exp/violet:
==> flow/design.v <==
module adc_interface (
    input wire clk,
    input wire rst_n,
    input wire [11:0] adc_data,
    input wire adc_valid,
    output reg [11:0] voltage_fb,
    output reg data_ready
);
    always @(posedge clk or negedge rst_n) begin
        if (!rst_n) begin
            voltage_fb <= 12'd0;
            data_ready <= 1'b0;
        end else begin
            if (adc_valid) begin
                voltage_fb <= adc_data;
                data_ready <= 1'b1;
            end else begin
                data_ready <= 1'b0;
            end
        end
    end
endmodule
module pid_controller #(
    parameter DATA_WIDTH = 12,
    parameter KP = 16'd100,
    parameter KI = 16'd10,
    parameter KD = 16'd5,
    parameter SETPOINT = 12'd2048
)(
    input wire clk,
    input wire rst_n,
    input wire [DATA_WIDTH-1:0] feedback,
    input wire fb_valid,
    output reg [9:0] control_out,
    output reg out_valid
);
    reg signed [DATA_WIDTH:0] error;
    reg signed [DATA_WIDTH:0] prev_error;
    reg signed [31:0] integral;
    reg signed [DATA_WIDTH:0] derivative;
    reg signed [31:0] p_term, i_term, d_term;
    reg signed [31:0] pid_sum;
    always @(posedge clk or negedge rst_n) begin
        if (!rst_n) begin
            error <= 0;
            prev_error <= 0;
            integral <= 0;
            derivative <= 0;
            p_term <= 0;
            i_term <= 0;
            d_term <= 0;
            pid_sum <= 0;
            control_out <= 10'd512;
            out_valid <= 1'b0;
        end else if (fb_valid) begin
            error <= SETPOINT - feedback;
            prev_error <= error;
            if (integral + error > 32'sd100000)
                integral <= 32'sd100000;
            else if (integral + error < -32'sd100000)
                integral <= -32'sd100000;
            else
                integral <= integral + error;
            derivative <= error - prev_error;
            p_term <= ($signed({16'd0, KP}) * error) >>> 8;
            i_term <= ($signed({16'd0, KI}) * integral) >>> 16;
            d_term <= ($signed({16'd0, KD}) * derivative) >>> 8;
            pid_sum <= p_term + i_term + d_term + 32'sd512;
            if (pid_sum > 32'sd1023)
                control_out <= 10'd1023;
            else if (pid_sum < 32'sd0)
                control_out <= 10'd0;
            else
                control_out <= pid_sum[9:0];
            out_valid <= 1'b1;
        end else begin
            out_valid <= 1'b0;
        end
    end
endmodule
module pwm_generator #(
    parameter CLK_FREQ = 100_000_000,
    parameter PWM_FREQ = 100_000,
    parameter PWM_RESOLUTION = 10
)(
    input wire clk,
    input wire rst_n,
    input wire [PWM_RESOLUTION-1:0] duty_cycle,
    output reg pwm_out
);
    localparam COUNTER_MAX = CLK_FREQ / PWM_FREQ;
    reg [$clog2(COUNTER_MAX)-1:0] counter;
    reg [PWM_RESOLUTION-1:0] duty_reg;
    reg [PWM_RESOLUTION-1:0] compare_val;
    always @(posedge clk or negedge rst_n) begin
        if (!rst_n) begin
            counter <= 0;
            duty_reg <= 0;
            compare_val <= 0;
            pwm_out <= 1'b0;
        end else begin
            if (counter < COUNTER_MAX - 1) begin
                counter <= counter + 1;
            end else begin
                counter <= 0;
                duty_reg <= duty_cycle;
            end
            compare_val <= (duty_reg * COUNTER_MAX) >> PWM_RESOLUTION;
            pwm_out <= (counter < compare_val) ? 1'b1 : 1'b0;
        end
    end
endmodule
module buck_converter_top #(
    parameter CLK_FREQ = 100_000_000,
    parameter PWM_FREQ = 100_000,
    parameter V_REF = 12'd2048,
    parameter KP = 16'd100,
    parameter KI = 16'd10,
    parameter KD = 16'd5
)(
    input wire clk,
    input wire rst_n,
    input wire [11:0] adc_data,
    input wire adc_valid,
    output wire pwm_out,
    output wire [11:0] voltage_monitor,
    output wire [9:0] duty_cycle_monitor
);
    wire [11:0] voltage_fb;
    wire adc_ready;
    wire [9:0] duty_cycle;
    wire pid_valid;
    adc_interface adc_if (
        .clk(clk),
        .rst_n(rst_n),
        .adc_data(adc_data),
        .adc_valid(adc_valid),
        .voltage_fb(voltage_fb),
        .data_ready(adc_ready)
    );
    pid_controller #(
        .DATA_WIDTH(12),
        .KP(KP),
        .KI(KI),
        .KD(KD),
        .SETPOINT(V_REF)
    ) pid_ctrl (
        .clk(clk),
        .rst_n(rst_n),
        .feedback(voltage_fb),
        .fb_valid(adc_ready),
        .control_out(duty_cycle),
        .out_valid(pid_valid)
    );
    pwm_generator #(
        .CLK_FREQ(CLK_FREQ),
        .PWM_FREQ(PWM_FREQ),
        .PWM_RESOLUTION(10)
    ) pwm_gen (
        .clk(clk),
        .rst_n(rst_n),
        .duty_cycle(duty_cycle),
        .pwm_out(pwm_out)
    );
    assign voltage_monitor = voltage_fb;
    assign duty_cycle_monitor = duty_cycle;
endmodule
make LEC_CHECK=0 CAP_MARGIN=10 CELL_PAD_IN_SITES_DETAIL_PLACEMENT=2 CELL_PAD_IN_SITES_GLOBAL_PLACEMENT=0 CORE_MARGIN=9 CORE_UTILIZATION=33 CTS_CLUSTER_DIAMETER=56 CTS_CLUSTER_SIZE=22 GPL_ROUTABILITY_DRIVEN=1 GPL_TIMING_DRIVEN=1 HOLD_SLACK_MARGIN=0.26 MAX_ROUTING_LAYER=met4 SETUP_SLACK_MARGIN=0.25 SLEW_MARGIN=40 TNS_END_PERCENT=10 finish   # period 8.13 ns
run.sh (not shown) runs the stock make flow with config.mk's settings and CLKGATE_MAP_FILE=.
exp/violet did not stop at any stage, and its layout met the timing, DRC and antenna checks.
Here is what was changed in the inputs of exp/yarrow compared with exp/violet.
Settings: MAX_ROUTING_LAYER: met4 -> met5; SLEW_MARGIN: 40 -> 25; CAP_MARGIN: 10 -> 20; CTS_CLUSTER_SIZE: 22 -> unset; TNS_END_PERCENT: 10 -> unset; CORE_UTILIZATION: 33 -> 72; CELL_PAD_IN_SITES_DETAIL_PLACEMENT: 2 -> 0; CORE_MARGIN: 9 -> 3; PLACE_DENSITY_LB_ADDON: unset -> 0.03; HOLD_SLACK_MARGIN: 0.26 -> unset; the clock period (ns, I/O delays scaled along): 8.13 -> 4.29.
## What came out
exp/violet: no failed stages, no open violations at the end. What the final checks of exp/yarrow revealed, after a flow that finished every stage, was a layout that fails on negative setup slack. Of exp/yarrow and exp/violet, the lower growth of design area from synthesis to finish belongs to exp/violet. Looking at worst slew margin relative to its limit across exp/yarrow and exp/violet, the one that comes out higher is exp/violet. Violation count after the first detailed-route iteration, exp/yarrow vs exp/violet: up by more than a quarter. Sort exp/yarrow and exp/violet by share of the cycle needed by the critical path after routing, descending, and exp/yarrow comes first. Measured against each other, exp/yarrow and exp/violet differ in largest incremental delay on the critical path, the higher figure coming from exp/yarrow. Relative to exp/violet, exp/yarrow improves fmax. Taking exp/violet as the reference, in exp/yarrow cell count shows a reduction of 11%; total DRC errors in the routed layout has remained practically unchanged.
Changes in exp/maple relative to exp/yarrow:
Settings: CTS_CLUSTER_SIZE: unset -> 89; PLACE_DENSITY_LB_ADDON: 0.03 -> unset; CORE_MARGIN: 3 -> 9; CAP_MARGIN: 20 -> 10; TNS_END_PERCENT: unset -> 10; SLEW_MARGIN: 25 -> 40; CELL_PAD_IN_SITES_DETAIL_PLACEMENT: 0 -> 2; CORE_UTILIZATION: 72 -> 33; the clock period (ns, I/O delays scaled along): 4.29 -> 8.13.
### Flow results
exp/maple went all the way through synthesis, placement and routing and the layout is clean on timing, DRC and antenna.
exp/maple against exp/yarrow: portion of the clock cycle consumed by the worst path in the final layout now sits lower, first-pass iteration count of the detailed router now larger, layout-stage area growth over the synthesis result shrank by 6.1 points, global-route wire length before repair went up, post-route worst setup slack has increased.
Relative to exp/yarrow, floorplan-stage core utilization decreased by 40 points in exp/maple.
